alpha:
Design ULA_LCD, start of the top module:
module ULA_LCD(clk, rst, rs, rw, en, dados, SOMA, SUBT, MULT, IGUAL, A, B, sinalA, sinalB);
	input [7:0] A;
	input [7:0] B;
	input sinalA;
	input sinalB;
	input SOMA;
	input SUBT;
	input MULT;
	input IGUAL;
	output en;
	output rw;
	output rs;
	output [7:0] dados;
	input clk;
	input rst;
	reg rs;
	reg rw;
	reg en;
	reg [7:0] dados;
	reg [21:0] c45;
	reg [21:0] c5;
	reg [21:0] c25;
	integer c1;
	reg flag45;
	reg flag5;
	reg flag2meio;
	reg [9:0] est2;
	reg flagbt1;
	reg flagbt2;
	reg flagbt3;
	reg flagbt4;
	reg flag_rst;
	reg [31:0] estado;
	reg subest;
	reg [5:0] charPos;
	reg [1:0] operacao;
	reg menos;
	reg [7:0] Alinha;
	reg [7:0] Blinha;
	reg menosA;
	reg menosB;
	reg menosR;
	parameter T45 = 2250, T5 = 250, T25 = 125;
	parameter clear = 1, opSOMA=1, opSUBT=2, opMULT=3, opIGUAL=4, skipLn=192, WAIT=10, WRITE=11, DEFAULT=6;
	reg [21:0] n45, n5, n25;
	reg nf45, nf5, nf25;
	always @(posedge clk) begin
		n45 = c45; n5 = c5; n25 = c25;
		nf45 = flag45; nf5 = flag5; nf25 = flag2meio;
    	if(flag_rst) begin
        	n45 = 0;
        	n25 = 0;
        	n5 = 0;
        	nf5 = 0;
        	nf45 = 0;
        	nf25 = 0;
    	end
    	if(n45 == T45) begin
            	n45 = 0;
            	nf45 = 1;
    	end
    	else if (n45 < T45) begin
        	n45 = n45+1;
    	end
    	if(n5 == T5) begin
        	n5 = 0;
        	nf5 = 1;
    	end
    	else if (n5 < T5) begin
        	n5 = n5 + 1;
    	end
    	if(n25 == T25) begin
			n25 = 0;
			nf25 = 1;
		end
		else if(n25 < T25) begin
			n25 = n25 + 1;
		end
		if(rst) begin
			c45 <= 0; c5 <= 0; c25 <= 0;
			flag45 <= 0; flag5 <= 0; flag2meio <= 0;
		end
		else begin
			c45 <= n45; c5 <= n5; c25 <= n25;
			flag45 <= nf45; flag5 <= nf5; flag2meio <= nf25;
		end
	end
	always @(posedge clk) begin
	if(rst) begin
		rs <= 0;
		rw <= 0;
		en <= 0;
		dados <= 0;
		c1 = 0;
		est2 <= 0;
		flagbt1 = 0;
		flagbt2 = 0;
		flagbt3 = 0;
		flagbt4 = 0;
		flag_rst <= 0;
		estado <= 0;
		subest = 0;
		charPos <= 0;
		operacao = 0;
		menos = 0;
		Alinha = 0;
		Blinha = 0;
		menosA <= 0;
		menosB <= 0;
	end
	else begin
    	case(estado)
			0: begin
				if(flag45) begin
					estado <= 1;
					subest <= 0;
				end
				else begin
					rs <= 0;
					rw <= 0;
					en <= 0;
  ...
Size: ~8,700 cells after synthesis.
Settings: LEC_CHECK=0, CAP_MARGIN=20, CELL_PAD_IN_SITES_DETAIL_PLACEMENT=0, CELL_PAD_IN_SITES_GLOBAL_PLACEMENT=0, CORE_ASPECT_RATIO=0.9, CORE_MARGIN=2, CORE_UTILIZATION=72, CTS_CLUSTER_DIAMETER=314, CTS_CLUSTER_SIZE=34, GPL_ROUTABILITY_DRIVEN=0, MAX_ROUTING_LAYER=met4, PLACE_DENSITY_LB_ADDON=0.0, SETUP_SLACK_MARGIN=5.0, SLEW_MARGIN=25, TNS_END_PERCENT=65; clock period 94.3 ns.
run.sh (not shown) runs the stock make flow with config.mk's settings and CLKGATE_MAP_FILE=.
alpha did not run to completion, as it errored out during global routing (5_1_grt).
[inputs] beta vs alpha
Settings: GPL_ROUTABILITY_DRIVEN removed (was 0); CORE_UTILIZATION changed from 72 to 40; MAX_ROUTING_LAYER removed (was met4); CTS_CLUSTER_DIAMETER removed (was 314); CORE_ASPECT_RATIO removed (was 0.9); PLACE_DENSITY_LB_ADDON removed (was 0.0); CTS_CLUSTER_SIZE removed (was 34); TNS_END_PERCENT removed (was 65); CELL_PAD_IN_SITES_DETAIL_PLACEMENT removed (was 0); SLEW_MARGIN changed from 25 to 20; CELL_PAD_IN_SITES_GLOBAL_PLACEMENT removed (was 0); the clock period (ns, I/O delays scaled along) changed from 94.3 to 114.0.
## What came out
- beta completed; timing, DRC and antenna clean
- Diff alpha and beta: vertical die dimension lower in alpha
- Between beta and alpha, it is beta whose post-cts gate resize count is lower, by 86%.
- Placed cell area for beta is lower than for alpha.
- alpha -> beta: synthesized instance count delta 0, exact match
- beta: core region area 81% above alpha
- Taking alpha as the reference, in beta die area went up; placement-stage worst setup slack went up.
#### Input delta (gamma over beta)
Settings: a deleted SETUP_SLACK_MARGIN that had been 5.0; a change of CORE_UTILIZATION from 40 to 57; a change of the clock period (ns, I/O delays scaled along) from 114.0 to 95.6.
Results
In gamma the ratio of final minimum period to clock period turned out 6.5 points higher than in beta. Summary of the comparison: final-layout fill cell count is lower in gamma, relative to beta. Relative to beta, the critical path depth of gamma is lower by 10. Taking beta as the reference, in gamma overall routing resource usage went up by 10 points; instance count along the most critical hold path was more or less identical. The standard cells in gamma occupy more silicon area than those in beta do. Lower length of routed wiring on met1 was reported by gamma, not beta. Any difference in final routed wirelength across all metal layers between gamma and beta is small enough to ignore.
[inputs] delta vs gamma
Settings: CAP_MARGIN: 20 -> 15; CORE_UTILIZATION: 57 -> 70; the clock period (ns, I/O delays scaled along): 95.6 -> 89.4.
[summary]
Layout checks on delta: not met. Flow itself completed; violations: negative setup slack.
Setup WNS gamma -> delta: worse
The run showing the greater final worst-path cycle share is delta.
Going from gamma to delta, ratio of routed vias to standard cells higher; utilization grew by 16 points; hold slack now sits higher.

========
Setup of run 1:
ULA_LCD again, from the RTL that the note above started with.
Settings: LEC_CHECK=0, ABC_AREA=1, CAP_MARGIN=20, CORE_MARGIN=2, CORE_UTILIZATION=40, CTS_CLUSTER_DIAMETER=355, SLEW_MARGIN=0, TNS_END_PERCENT=20; clock period 120.0 ns.
[inputs] run 2 vs run 1
Settings: MIN_ROUTING_LAYER: unset -> met2; SETUP_SLACK_MARGIN: unset -> 5.0; CELL_PAD_IN_SITES_DETAIL_PLACEMENT: unset -> 2; TNS_END_PERCENT: 20 -> unset; HOLD_SLACK_MARGIN: unset -> 0.03; CTS_CLUSTER_DIAMETER: 355 -> unset; CTS_CLUSTER_SIZE: unset -> 16; SLEW_MARGIN: 0 -> 30; ABC_AREA: 1 -> unset.
Notes after the runs:
Run 2: it failed during global routing (5_1_grt), and the tool reported GRT-0232.
Overall die height was higher in the run labelled run 1.
Run 2 reports a higher area fraction in compound gates after synthesis than run 1 does.
Looking at routability-driven placement congestion ratio, run 2 sits above run 1.
Starting utilization of the core area delta (run 1 -> run 2): insignificant
Measured against each other, run 1 and run 2 differ in worst slack at placement, the higher figure coming from run 1.
The multiplexer share of the synthesized area of run 2 exceeds that of run 1 by 4.5 points.
Run 2: adder-cell share of the synthesized area is 1.4 points higher than what run 1 reported.
Relative to run 2, the following input files were edited for run 3:
Settings: MIN_ROUTING_LAYER no longer set, was met2; HOLD_SLACK_MARGIN no longer set, was 0.03; SETUP_SLACK_MARGIN no longer set, was 5.0; CTS_CLUSTER_SIZE no longer set, was 16; SLEW_MARGIN now 20, was 30; CELL_PAD_IN_SITES_DETAIL_PLACEMENT no longer set, was 2.
==> comparison <==
Delta (run 3 minus run 2): number of gates resized after CTS decreased 120, final weighted congestion in routability-driven placement has decreased, number of top-level pins neither gained nor lost much. Reported for run 3 and run 2, number of sinks on the clock net turned out identical to the last digit. From run 3 to run 2, die area did not move at all. Run 2 and run 3: one clean run, run 3; the rest did not finish clean. Compared with run 2, in run 3 pre-CTS setup slack +10.76 ns, yosys synthesis chip area ~0 delta, number of clock buffers inserted by TritonCTS -2, buffers inserted during post-CTS setup optimization -34.
Input-level comparison between run 4 and run 3:
Settings: SLEW_MARGIN changed from 20 to 40; CORE_UTILIZATION changed from 40 to 44; CTS_CLUSTER_DIAMETER newly set to 355; ABC_AREA newly set to 0; PLACE_DENSITY_LB_ADDON newly set to 0.05; TNS_END_PERCENT newly set to 95; CORE_ASPECT_RATIO newly set to 1.91; CELL_PAD_IN_SITES_GLOBAL_PLACEMENT newly set to 3.
==> results <==
Run 4 got as far as global placement without I/O (3_1_place_gp_skip_io), where a tool error ended the run. Floorplan die height, run 4 vs run 3: up by more than a quarter. The die extent in x in run 4 sits 120 microns below the value recorded for run 3. Reported for run 3 and run 4, synthesized chip area reported by yosys turned out identical to the last digit. Placeable core region in run 4 is about 9% below run 3. Starting density of the core, run 3 and run 4: larger value in run 4. Re post-synthesis sequential area ratio: no difference whatsoever between run 3 and run 4. Placement row count: run 3 and run 4 compared, higher one is run 4. Compared to run 3, run 4 was floorplanned on a smaller die.
